## v1
## atan
module atan
(
    input                       clk         ,
    input                       rst_n       ,
    input                       trig        ,
    output                      vld         ,
    input       signed  [16:0]  para_in     ,
    output  reg signed  [11:0]  atany            
);
make LEC_CHECK=0 ABC_AREA=1 CAP_MARGIN=20 CORE_MARGIN=2 CORE_UTILIZATION=68 SLEW_MARGIN=20 TNS_END_PERCENT=15 finish   # period 4.83 ns
run.sh (not shown) runs the stock make flow with config.mk's settings and CLKGATE_MAP_FILE=.
In summary, v1 completed successfully, with a layout that passed the timing, design-rule and antenna checks.
Relative to v1, the following input files were edited for v15:
--- a/flow/config.mk
+++ b/flow/config.mk
@@ -11 +11,4 @@
-export CORE_UTILIZATION = 68
+export CORE_UTILIZATION = 72
+export CTS_CLUSTER_DIAMETER = 371
+export CTS_CLUSTER_SIZE = 15
+export PLACE_DENSITY_LB_ADDON = 0.01
@@ -13 +15,0 @@
-export TNS_END_PERCENT = 15
==> flow/constraint.sdc <==
create_clock -name core_clock -period 2.82 [get_ports {clk}]
set_input_delay 0.5640 -clock core_clock [delete_from_list [all_inputs] [get_ports {clk}]]
set_output_delay 0.5640 -clock core_clock [all_outputs]
set_load 0.01 [all_outputs]
Findings:
v15 | ERROR | 3_5_place_dp
From v1 to v15, post-synth area from yosys stat did not move at all.
[compare] base=v1 new=v15: async set-reset flop share out of synthesis closely matched the old numbers, area of the core region decreased by 5.1% relative to the old numbers, die size decreased by 5.4% relative to the old numbers, initial core utilization increased by 3.7 points relative to the old numbers, total standard cell area after synthesis closely matched the old numbers.
What v43 does differently from v15 at the input level:
--- a/flow/config.mk
+++ b/flow/config.mk
@@ -8 +7,0 @@
-export ABC_AREA = 1
@@ -11,4 +10 @@
-export CORE_UTILIZATION = 72
-export CTS_CLUSTER_DIAMETER = 371
-export CTS_CLUSTER_SIZE = 15
-export PLACE_DENSITY_LB_ADDON = 0.01
+export CORE_UTILIZATION = 57
==> flow/constraint.sdc <==
create_clock -name core_clock -period 5.7 [get_ports {clk}]
set_input_delay 1.1400 -clock core_clock [delete_from_list [all_inputs] [get_ports {clk}]]
set_output_delay 1.1400 -clock core_clock [all_outputs]
set_load 0.01 [all_outputs]
==> results <==
Status: v15 FAILED at 3_5_place_dp (tool error)
v43 closes out successfully: all stages finished, all timing, DRC and antenna checks passed.
v43 vs. v15: share of the synthesized netlist area taken by xor and xnor gates increased 2.7 points, die size increased 0.0032 sq mm, final weighted congestion of routability-driven global placement decreased 0.23.
Edits applied to the flow inputs when going from v43 to v25:
--- a/flow/config.mk
+++ b/flow/config.mk
@@ -7,0 +8 @@
+export ABC_AREA = 1
@@ -10 +11,2 @@
-export CORE_UTILIZATION = 57
+export CORE_UTILIZATION = 70
+export CTS_CLUSTER_DIAMETER = 371
==> flow/constraint.sdc <==
create_clock -name core_clock -period 2.82 [get_ports {clk}]
set_input_delay 0.5640 -clock core_clock [delete_from_list [all_inputs] [get_ports {clk}]]
set_output_delay 0.5640 -clock core_clock [all_outputs]
set_load 0.01 [all_outputs]
--- outcome ---
The flow ran to completion for all of v43 and v25 but v25, which stopped partway. v25 vs. v43: parity-gate share of the synthesized area counting xor and xnor cells went down by 2.7 points. When v25 is measured against v43, its gate count after technology mapping turns out 425 higher. Compared with v43, number of placed cells counting well taps in v25 increased by more than half. v25 vs. v43: number of nets at floorplan rose by 425, die area fell by 0.0028 sq mm, post-detailed-placement half-perimeter wirelength rose by 59%. Going from v43 to v25, fraction of the mapped netlist area in compound gates moved down; register area share after synthesis went down by 0.57 points. The post-synth design cell area reported for v25 is greater than that of v43 by about 4%.
The inputs of v2 differ from those of v25 as listed below.
--- a/flow/config.mk
+++ b/flow/config.mk
@@ -8 +7,0 @@
-export ABC_AREA = 1
@@ -11,2 +10 @@
-export CORE_UTILIZATION = 70
-export CTS_CLUSTER_DIAMETER = 371
+export CORE_UTILIZATION = 68
==> flow/constraint.sdc <==
create_clock -name core_clock -period 8.24 [get_ports {clk}]
set_input_delay 1.6480 -clock core_clock [delete_from_list [all_inputs] [get_ports {clk}]]
set_output_delay 1.6480 -clock core_clock [all_outputs]
set_load 0.01 [all_outputs]
--- outcome ---
Re count of standard-cell rows: no difference whatsoever between v2 and v25.
Compare v2 and v25 | summed standard-cell area reported by yosys higher: v25
v2 ended up with a higher post-synthesis mux area share than v25 did.
Die span in x in v2 is about 0.6% below v25.
In v2, area after synthesis is lower than in v25.
Looking at dominant kind of combinational cell, the simple AND/OR/NAND/NOR gates result is from v25; the AND-OR/OR-AND gates one comes from v2.
Against v25, v2 comes in 0.57 points higher on share of synthesized area occupied by flip-flops and latches.
The area share of and/or/nand/nor cells after synthesis reported for v2 is smaller than that of v25 by 15 points.
Summary — area of the die, v2 relative to v25: lower, by 190 sq um.
v2 | status: complete | timing, DRC, antenna: pass
v25 → v2: post-synthesis share of cell area spent on xor and xnor gates now larger; final weighted congestion in routability-driven placement now smaller; instance count of the mapped netlist now smaller.

---

## the reference run
Starting RTL as in the previous note.
Settings: LEC_CHECK=0, ABC_AREA=1, CAP_MARGIN=20, CORE_MARGIN=2, CORE_UTILIZATION=40, CTS_CLUSTER_DIAMETER=116, CTS_CLUSTER_SIZE=99, GPL_ROUTABILITY_DRIVEN=0, HOLD_SLACK_MARGIN=-0.09, PLACE_DENSITY=0.84, SLEW_MARGIN=20, TNS_END_PERCENT=15; clock period 6.0 ns.
Setup changes, the reference run to the trial run
# the reference run
export LEC_CHECK = 0
export ABC_AREA = 1
export CAP_MARGIN = 20
export CORE_MARGIN = 2
export CORE_UTILIZATION = 40
export CTS_CLUSTER_DIAMETER = 116
export CTS_CLUSTER_SIZE = 99
export GPL_ROUTABILITY_DRIVEN = 0
export HOLD_SLACK_MARGIN = -0.09
export PLACE_DENSITY = 0.84
export SLEW_MARGIN = 20
export TNS_END_PERCENT = 15
create_clock -name core_clock -period 6.0 [get_ports {clk}]
# the trial run
export LEC_CHECK = 0
export ABC_AREA = 0
export CAP_MARGIN = 20
export CELL_PAD_IN_SITES_GLOBAL_PLACEMENT = 3
export CORE_ASPECT_RATIO = 0.5
export CORE_MARGIN = 2
export CORE_UTILIZATION = 40
export CTS_CLUSTER_DIAMETER = 208
export CTS_CLUSTER_SIZE = 99
export GPL_ROUTABILITY_DRIVEN = 0
export PLACE_DENSITY_LB_ADDON = 0.3
export SLEW_MARGIN = 20
export TNS_END_PERCENT = 20
create_clock -name core_clock -period 6.0 [get_ports {clk}]
[summary]
- Between the trial run and the reference run, it is the trial run whose width of the chip is higher, by about 38%.
- Side by side, area fraction in full adders, half adders and majority gates turned out higher in the trial run than in the reference run.
- Diff the trial run..the reference run | insertion delay to the later sink of the worst-skew pair | negligible
- Diff the reference run -> the trial run: final cell count dropped about 20%; number of design-rule violations left by the first detailed-router iteration down about 36%; cell total in the yosys stat output has decreased.
- The trial run vs. the reference run: worst hold slack after final layout went up by 0.0072 ns.
